## P
==> flow/design.v (excerpt) <==
module CPU(clk, reset, initPC,
			  imem_addr, imem_rdata,
			  dmem_addr, dmem_wdata, dmem_we, dmem_rdata,
			  halted);
export LEC_CHECK = 0
export CAP_MARGIN = 35
export CELL_PAD_IN_SITES_GLOBAL_PLACEMENT = 0
export CORE_ASPECT_RATIO = 0.83
export CORE_MARGIN = 2
export CORE_UTILIZATION = 72
export CTS_CLUSTER_DIAMETER = 225
export PLACE_DENSITY = 0.41
export SETUP_SLACK_MARGIN = 1.04
export SLEW_MARGIN = 20
create_clock -name core_clock -period 3.9 [get_ports {clk}]
run.sh (not shown) runs the stock make flow with config.mk's settings and CLKGATE_MAP_FILE=.
The flow ended early for P: it failed with a tool error in global routing.
diff inputs: P => Q
# P
export LEC_CHECK = 0
export CAP_MARGIN = 35
export CELL_PAD_IN_SITES_GLOBAL_PLACEMENT = 0
export CORE_ASPECT_RATIO = 0.83
export CORE_MARGIN = 2
export CORE_UTILIZATION = 72
export CTS_CLUSTER_DIAMETER = 225
export PLACE_DENSITY = 0.41
export SETUP_SLACK_MARGIN = 1.04
export SLEW_MARGIN = 20
create_clock -name core_clock -period 3.9 [get_ports {clk}]
# Q
export LEC_CHECK = 0
export ABC_AREA = 1
export CAP_MARGIN = 15
export CORE_ASPECT_RATIO = 0.51
export CORE_MARGIN = 2
export CORE_UTILIZATION = 25
export HOLD_SLACK_MARGIN = -0.06
export MAX_ROUTING_LAYER = met4
export SLEW_MARGIN = 20
export TNS_END_PERCENT = 75
create_clock -name core_clock -period 15.2 [get_ports {clk}]
Results
Q: flow completed, timing, DRC and antenna clean
Number of cells in Yosys stat sits higher in Q than in P.
Cell area after technology mapping, Q vs P: up by a few percent
Q ended up with AND-OR/OR-AND gates as its main logic family after synthesis; P ended up with multiplexers.
Measured against each other, P and Q differ in core utilization at floorplan, the higher figure coming from P.
Min share of synthesized cell area in and, or, nand and nor gates across P and Q: P
Diff P -> Q | yosys stat chip area | increase of about 2.6%
In the metrics for P and Q, the one carrying the higher chip height is Q.
Q ended with more synthesized cell count than P.
Changes in R relative to Q:
# Q
export LEC_CHECK = 0
export ABC_AREA = 1
export CAP_MARGIN = 15
export CORE_ASPECT_RATIO = 0.51
export CORE_MARGIN = 2
export CORE_UTILIZATION = 25
export HOLD_SLACK_MARGIN = -0.06
export MAX_ROUTING_LAYER = met4
export SLEW_MARGIN = 20
export TNS_END_PERCENT = 75
create_clock -name core_clock -period 15.2 [get_ports {clk}]
# R
export LEC_CHECK = 0
export CAP_MARGIN = 20
export CORE_MARGIN = 2
export CORE_UTILIZATION = 52
export SLEW_MARGIN = 20
create_clock -name core_clock -period 5.03 [get_ports {clk}]
### Flow results
- In R the implementation completed, yet the final layout does not meet the checks, the culprit being setup timing.
- Worst hold slack: R better than Q
- Q → R: total number of nets in the final design decreased 1983; final area increased 5600 um2; sequential power increased 170%; chip area line of the yosys report decreased 2.5%.
- Compared with Q, total routed wirelength in R decreased by more than 10%.
- Looking at dominant kind of combinational cell, the AND-OR/OR-AND gates result is from Q; the multiplexers one comes from R.
- Total of fill cells in the finished design, R and Q: larger value in Q
- On adder-cell share of the synthesized area, R and Q are basically level.
- Relative to Q, the total power divided by cell area measured on R has increased by more than 100%.
- Taking Q as 1.0, R lands at 0.76 on via count.
- When the final numbers for R and Q were put side by side, the combinational power turned out to be smaller in Q.
diff inputs: R => S
# R
export LEC_CHECK = 0
export CAP_MARGIN = 20
export CORE_MARGIN = 2
export CORE_UTILIZATION = 52
export SLEW_MARGIN = 20
create_clock -name core_clock -period 5.03 [get_ports {clk}]
# S
export LEC_CHECK = 0
export CAP_MARGIN = 20
export CELL_PAD_IN_SITES_GLOBAL_PLACEMENT = 0
export CORE_ASPECT_RATIO = 0.69
export CORE_MARGIN = 2
export CORE_UTILIZATION = 70
export CTS_CLUSTER_DIAMETER = 28
export SETUP_SLACK_MARGIN = 1.47
export SLEW_MARGIN = 20
create_clock -name core_clock -period 6.07 [get_ports {clk}]
### Flow results
- S did not run to completion, as it errored out during global routing.
- ~same synthesized cell count in S and R
- Sort S and R by half-perimeter wire length after detailed placement desc -> top: S
- S — row count about 30% lower, R as reference
- Core footprint | S below R
- For number of buffers inserted to repair setup after CTS, dividing the value from S by the value from R gives 1.5.
- S vs R: post-place setup slack up
- As of S, post-placement cell area had fallen by a few percent compared to R.
- Chip area (lower): S
- Between R and S, quantity of gates resized following cts increased.
- Number of instances in the placed design of S falls short of that of R by a little under 10%.
- Re quantity of I/O buffers inserted on ports: no difference whatsoever between S and R.
Power and IR drop assume default switching activity.
